==> 03-25 <==
==> flow/design.v <==
`timescale 1ns / 1ps
`default_nettype none
module counterModN #(
    parameter X = 5,   
    parameter N = 20   
) (
    input wire clk,       
    input wire ce,        
    input wire en,        
    input wire reset,     
    output reg [X-1:0] count  
);
    always @(posedge clk) begin
        if (reset) begin
            count <= 0;
        end else if (ce && en) begin
            if (count == N - 1) begin
                count <= 0;
            end else begin
                count <= count + 1;
            end
        end
    end
endmodule
`timescale 1ns / 1ps
`default_nettype none
module clockDivider #(
    parameter N = 500_000   
)(
    input wire clk,        
    input wire en,         
    input wire rst,        
    output reg clk_out,    
    output wire tick       
);
    wire [31:0] count;     
    counterModN #(.X(32), .N(N)) counterMod (
        .clk(clk),
        .ce(1'b1),
        .reset(rst),
        .en(en),
        .count(count)
    );
    assign tick = (count == N - 1) && !clk_out;
    always @(posedge clk) begin
        if (rst) begin
            clk_out <= 1'b0;
        end else if (count == N - 1) begin
            clk_out <= ~clk_out;
        end
    end
endmodule
`timescale 1ns / 1ps
`default_nettype none
module debouncer(
    input wire clk,        
    input wire ce,         
    input wire rst,        
    input wire in,         
    output wire out         
);
    reg q1, q2, q3;
    always @(posedge clk) begin
        if (rst) begin
            q1 <= 1'b0;
            q2 <= 1'b0;
            q3 <= 1'b0;
        end else if (ce) begin
            q1 <= in;
            q2 <= q1;
            q3 <= q2;
        end 
    end
    assign out = (rst == 1'b1) ? 1'b0 : (q1 & q2 & q3);
endmodule
`timescale 1ns / 1ps
`default_nettype none
module synchronizer(
    input wire clk,       
    input wire ce,        
    input wire rst,       
    input wire in,        
    output wire out       
);
    reg q1, q2;
    always @(posedge clk) begin
        if (rst) begin
            q1 <= 1'b0;
            q2 <= 1'b0;
        end else if (ce) begin
            q1 <= in;
            q2 <= q1;
        end
    end
    assign out = (rst) ? 1'b0 : q2;
endmodule
`timescale 1ns / 1ps
`default_nettype none
module shift_left_register(
    input wire        clk,     
    input wire        ce,      
    input wire        rst,     
    input wire        load,    
    input wire        en,      
    input wire [7:0]  Num,     
    output reg [15:0] Out      
);
    integer i;
    always @(posedge clk) begin
        if (rst) begin
            Out <= 16'b0;
        end else if (ce) begin
            if (load) begin
                Out <= {8'b0, Num};
            end else if (en) begin
                for (i = 15; i > 0; i = i - 1) begin
                    Out[i] <= Out[i - 1];
                end
                Out[0] <= 1'b0;
            end
        end
    end
endmodule
`timescale 1ns / 1ps
`default_nettype none
module shift_right_register(
    input wire clk,          
    input wire ce,           
    input wire rst,          
    input wire load,         
    input wire en,           
    input wire [7:0] Num,    
    output reg [7:0] Out     
);
    integer i;
    always @(posedge clk) begin
        if (rst) begin
            Out <= 8'b0;
        end else if (ce) begin
            if (load) begin
                Out <= Num;   
            end else if (en) begin
                for (i = 7; i > 0; i = i - 1) begin
                    Out[i - 1] <= Out[i];
                end
                Out[7] <= 1'b0;   
            end
        end
    end
endmodule
`timescale 1ns / 1ps
`default_nettype none
module CU(
    input wire b0,        
    input wire z,         
    input wire load,      
    output wire Psel,     
    output wire EP,       
    output wire EA,       
    output wire EB,       
    output wire LA,       
    output wire LB,       
    output wire RstP      
);
    assign Psel = b0;
    assign EP = (b0 & ~load);
    assign EA = (~z | load);
    assign EB = (~z | load);
    assign LA = load;
    assign LB = load;
    assign RstP = load;
endmodule
`timescale 1ns / 1ps
`default_nettype none
module BCD #(
    parameter W = 18   
)(
    input wire [W-1:0] bin,            
    output reg [W+(W-4)/3:0] bcd       
);
    integer i, j;
    always @(bin) begin
        for (i = 0; i <= W + (W-4)/3; i = i + 1) begin
            bcd[i] = 1'b0;
        end
        bcd[W-1:0] = bin;
        for (i = 0; i <= W - 4; i = i + 1) begin
            for (j = 0; j <= i / 3; j = j + 1) begin
                if (bcd[W - i + 4*j -: 4] > 4) begin                   
                    bcd[W - i + 4*j -: 4] = bcd[W - i + 4*j -: 4] + 4'd3;
                end
            end
        end
    end
endmodule
`timescale 1ns / 1ps
`default_nettype none
module seven_seg_decoder(
    input wire en,           
    input wire [3:0] num,    
    output reg [6:0] seg     
);
    always @ (num or en) begin
        if (en) begin
            case(num)
                4'd0: seg = 7'b1000000;   
                4'd1: seg = 7'b1111001;   
                4'd2: seg = 7'b0100100;   
                4'd3: seg = 7'b0110000;   
                4'd4: seg = 7'b0011001;   
                4'd5: seg = 7'b0010010;   
                4'd6: seg = 7'b0000010;   
                4'd7: seg = 7'b1111000;   
                4'd8: seg = 7'b0000000;   
                4'd9: seg = 7'b0010000;   
                default: seg = 7'b1111111;  
            endcase
        end else begin
            seg = 7'b1111111;   
        end
    end
endmodule
`timescale 1ns / 1ps
`default_nettype none
module seven_segment_scroller #(
    parameter DIV = 250000            
)(
    input wire clk,                   
    input wire reset,                 
    input wire button_left,           
    input wire button_right,          
    input wire [19:0] product,        
    input wire sign,                  
    output reg [6:0] seg,             
    output reg [3:0] an               
);
    wire slow_tick;                            
    wire slow_level;
    wire [1:0] switch_position;                
    wire debounced_button_left, debounced_button_right;
    wire final_button_left, final_button_right;
    wire [6:0] segment_internal[4:0];          
    reg [2:0] digit_selection;        
    clockDivider #(DIV) clk_divider (
        .clk(clk),
        .en(1'b1),
        .rst(reset),
        .clk_out(slow_level),
        .tick(slow_tick)
    );
    counterModN #(.X(2), .N(4)) position_counter (
        .clk(clk),
        .ce(slow_tick),
        .reset(reset),
        .en(1'b1),
        .count(switch_position)
    );
    debouncer btn_debouncer_left (
        .clk(clk),
        .ce(slow_tick),
        .rst(reset),
        .in(button_left),
        .out(debounced_button_left)
    );
    synchronizer btn_synchronizer_left (
        .clk(clk),
        .ce(slow_tick),
        .rst(reset),
        .in(debounced_button_left),
        .out(final_button_left)
    );
    debouncer btn_debouncer_right (
        .clk(clk),
        .ce(slow_tick),
        .rst(reset),
        .in(button_right),
        .out(debounced_button_right)
    );
    synchronizer btn_synchronizer_right (
        .clk(clk),
        .ce(slow_tick),
        .rst(reset),
        .in(debounced_button_right),
        .out(final_button_right)
    );
    reg button_right_old, button_left_old;
    reg button_right_raise, button_left_raise;  
    always @(posedge clk) begin
        if (reset) begin
            digit_selection <= 3'b000;
            button_right_old <= 0;
            button_left_old <= 0;
            button_right_raise <= 0;
            button_left_raise <= 0;
        end else if (slow_tick) begin
            button_right_raise <= (button_right_old != final_button_right && final_button_right == 1'b1);
            button_left_raise <= (button_left_old != final_button_left && final_button_left == 1'b1);
            button_right_old <= final_button_right;
            button_left_old <= final_button_left;
            if (button_right_raise) begin
                if (digit_selection > 0) begin
                    digit_selection <= digit_selection - 1;
                end
                button_right_raise <= 0;
            end
            if (button_left_raise) begin
                if (digit_selection < 2) begin
                    digit_selection <= digit_selection + 1;
                end
                button_left_raise <= 0;
            end
        end
    end
    seven_seg_decoder decoder_digit_0 (.en(1'b1), .num(product[3:0]), .seg(segment_internal[0]));
    seven_seg_decoder decoder_digit_1 (.en(1'b1), .num(product[7:4]), .seg(segment_internal[1]));
    seven_seg_decoder decoder_digit_2 (.en(1'b1), .num(product[11:8]), .seg(segment_internal[2]));
    seven_seg_decoder decoder_digit_3 (.en(1'b1), .num(product[15:12]), .seg(segment_internal[3]));
    seven_seg_decoder decoder_digit_4 (.en(1'b1), .num(product[19:16]), .seg(segment_internal[4]));
    always @(*) begin
        case (switch_position)
            2'b00: begin
                an = 4'b1110;
                seg = segment_internal[digit_selection];
            end
            2'b01: begin
                an = 4'b1101;
                seg = segment_internal[digit_selection + 1];
            end
            2'b10: begin
                an = 4'b1011;
                seg = segment_internal[digit_selection + 2];
            end
            2'b11: begin
                an = 4'b0111;
                if (sign == 1)
                    seg = 7'b0111111; 
                else
                    seg = 7'b1111111;
            end
            default: begin
                an = 4'b1111;
                seg = 7'b0000000;
            end
        endcase
    end
endmodule
`timescale 1ns / 1ps
`default_nettype none
module main #(
    parameter MAIN_DIV = 8,      
    parameter SCAN_DIV = 4       
)(
    input wire clk,
    input wire rst,    
    input wire btnC,   
    input wire btnL,   
    input wire btnR,   
    input wire [7:0] num1,   
    input wire [7:0] num2,   
    output wire [6:0] seg,            
    output wire [3:0] an,              
    output wire multiplicationFinished    
);
    wire dividedClock;   
    wire dividedTick;    
    clockDivider #(MAIN_DIV) clockDiv(
        .clk(clk),
        .rst(rst),
        .en(1'b1),
        .clk_out(dividedClock),
        .tick(dividedTick)
    );
    wire [7:0] num1Complement, num2Complement;
    wire [7:0] multiplier, multiplicand;
    wire [7:0] multiplicandShifted;
    wire [15:0] multiplierShifted;
    reg  [15:0] productReg;
    reg signReg;
    wire tempSign;
    wire [19:0] bcdOutput;
    wire [15:0] tempOutput;
    assign num1Complement = ~num1 + 1'b1;
    assign num2Complement = ~num2 + 1'b1;
    assign multiplier = (num1[7] == 1) ? num1Complement : num1;
    assign multiplicand = (num2[7] == 1) ? num2Complement : num2;
    wire enableDebounce, enableSync;
    debouncer debounceInst(
        .clk(clk),
        .ce(dividedTick),
        .rst(rst),
        .in(btnC),
        .out(enableDebounce)
    );
    synchronizer syncInst(
        .clk(clk),
        .ce(dividedTick),
        .rst(rst),
        .in(enableDebounce),
        .out(enableSync)
    );
    wire Psel, EP, EA, EB, LA, LB, RstP;
    shift_right_register shiftRightReg(
        .clk(clk),
        .ce(dividedTick),
        .rst(rst),
        .load(LB),
        .en(EB),
        .Num(multiplicand),
        .Out(multiplicandShifted)
    );
    shift_left_register shiftLeftReg(
        .clk(clk),
        .ce(dividedTick),
        .rst(rst),
        .load(LA),
        .en(EA),
        .Num(multiplier),
        .Out(multiplierShifted)
    );
    CU controlUnit(
        .b0(multiplicandShifted[0]),
        .z(multiplicationFinished),  
        .load(enableSync),
        .Psel(Psel),
        .EP(EP),
        .EA(EA),
        .EB(EB),
        .LA(LA),
        .LB(LB),
        .RstP(RstP)
    );
    assign multiplicationFinished = ~(multiplicandShifted[0] | multiplicandShifted[1] | multiplicandShifted[2] | multiplicandShifted[3] | multiplicandShifted[4] | multiplicandShifted[5] | multiplicandShifted[6] | multiplicandShifted[7]);
    always @(posedge clk) begin
        if (rst) begin
            productReg <= 16'b0;
            signReg <= 1'b0;
        end else if (!dividedTick) begin
            productReg <= productReg;
        end else if (RstP == 1) begin
            productReg <= 16'b0;
            signReg <= (num1[7] ^ num2[7]) && num1 != 0 && num2 != 0;
        end else if (EP == 1) begin
            productReg <= (Psel == 1) ? productReg + multiplierShifted : productReg;
        end else begin
            productReg <= productReg;
        end
    end
    assign tempOutput = productReg;
    assign tempSign = signReg;
    BCD #(16) bcdConverter(
        .bin(tempOutput),
        .bcd(bcdOutput)
    );
    seven_segment_scroller #(SCAN_DIV) sevenSegScroller(
        .clk(clk),
        .reset(rst | RstP),
        .button_left(btnL),
        .button_right(btnR),
        .product(bcdOutput),
        .sign(tempSign),
        .seg(seg),
        .an(an)
    );
endmodule
==> flow/run.sh <==
#!/bin/bash
# the make line also repeats each setting of config.mk as NAME=value (left out here)
make -C /OpenROAD-flow-scripts/flow DESIGN_CONFIG=/design/flow/config.mk WORK_HOME=/design/flow/orfs CLKGATE_MAP_FILE= finish
==> flow/config.mk <==
export PLATFORM = sky130hd
export DESIGN_NAME = main
export DESIGN_NICKNAME = main
export VERILOG_FILES = /design/flow/design.v
export SDC_FILE = /design/flow/constraint.sdc
export NUM_CORES = 4
export LEC_CHECK = 0
export ABC_AREA = 1
export CAP_MARGIN = 20
export CORE_ASPECT_RATIO = 0.5
export CORE_MARGIN = 2
export CORE_UTILIZATION = 40
export CTS_CLUSTER_DIAMETER = 172
export CTS_CLUSTER_SIZE = 100
export SLEW_MARGIN = 30
export TNS_END_PERCENT = 15
==> flow/constraint.sdc <==
create_clock -name core_clock -period 20.0 [get_ports {clk}]
set_input_delay 4.0000 -clock core_clock [delete_from_list [all_inputs] [get_ports {clk}]]
set_output_delay 4.0000 -clock core_clock [all_outputs]
set_load 0.01 [all_outputs]
==> 04-26 (differences from 03-25) <==
- CELL_PAD_IN_SITES_DETAIL_PLACEMENT: not set -> 2
- CORE_ASPECT_RATIO: 0.5 -> 1.1
- CORE_MARGIN: 2 -> 9
- CTS_CLUSTER_DIAMETER: 172 -> 240
- CTS_CLUSTER_SIZE: 100 -> not set
- HOLD_SLACK_MARGIN: not set -> 0.15
- MAX_ROUTING_LAYER: not set -> met4
- MIN_ROUTING_LAYER: not set -> met2
- PLACE_DENSITY_LB_ADDON: not set -> 0.03
- SETUP_SLACK_MARGIN: not set -> 2.52
- SLEW_MARGIN: 30 -> 15
- TNS_END_PERCENT: 15 -> not set
==> 12-23 (differences from 03-25) <==
- CORE_ASPECT_RATIO: 0.5 -> 1.97
- CORE_UTILIZATION: 40 -> 25
- CTS_CLUSTER_DIAMETER: 172 -> 312
==> 03-02 (differences from 03-25) <==
- CORE_ASPECT_RATIO: 0.5 -> 1.97
- CTS_CLUSTER_DIAMETER: 172 -> 389
- CTS_CLUSTER_SIZE: 100 -> 56
- TNS_END_PERCENT: 15 -> not set
==> notes <==
12-23 completed without violations. 03-25 finished clean. 03-02 produced a clean layout. 04-26 produced a clean layout. The lowest clock skew belongs to 03-25, the highest to 04-26. Clock-buffer cell count: 03-02 is higher than 04-26 (1). Die area: 03-02 < 03-25 < 04-26 < 12-23. In sequential power, 04-26 and 03-02 hardly differ. In 03-02 the clock power is larger than in 03-25, by about 5%. Routed wire length: 04-26 > 12-23 > 03-02 > 03-25. In synthesized cell count, 12-23 and 03-25 do not differ. Via count: 04-26 is higher than 12-23 (about 65%). The highest critical path depth belongs to 04-26, the lowest to 03-25. In flip-flop count, 04-26 and 12-23 do not differ. The lowest register-to-register slack belongs to 04-26, the highest to 03-25.
Power and IR drop assume default switching activity.
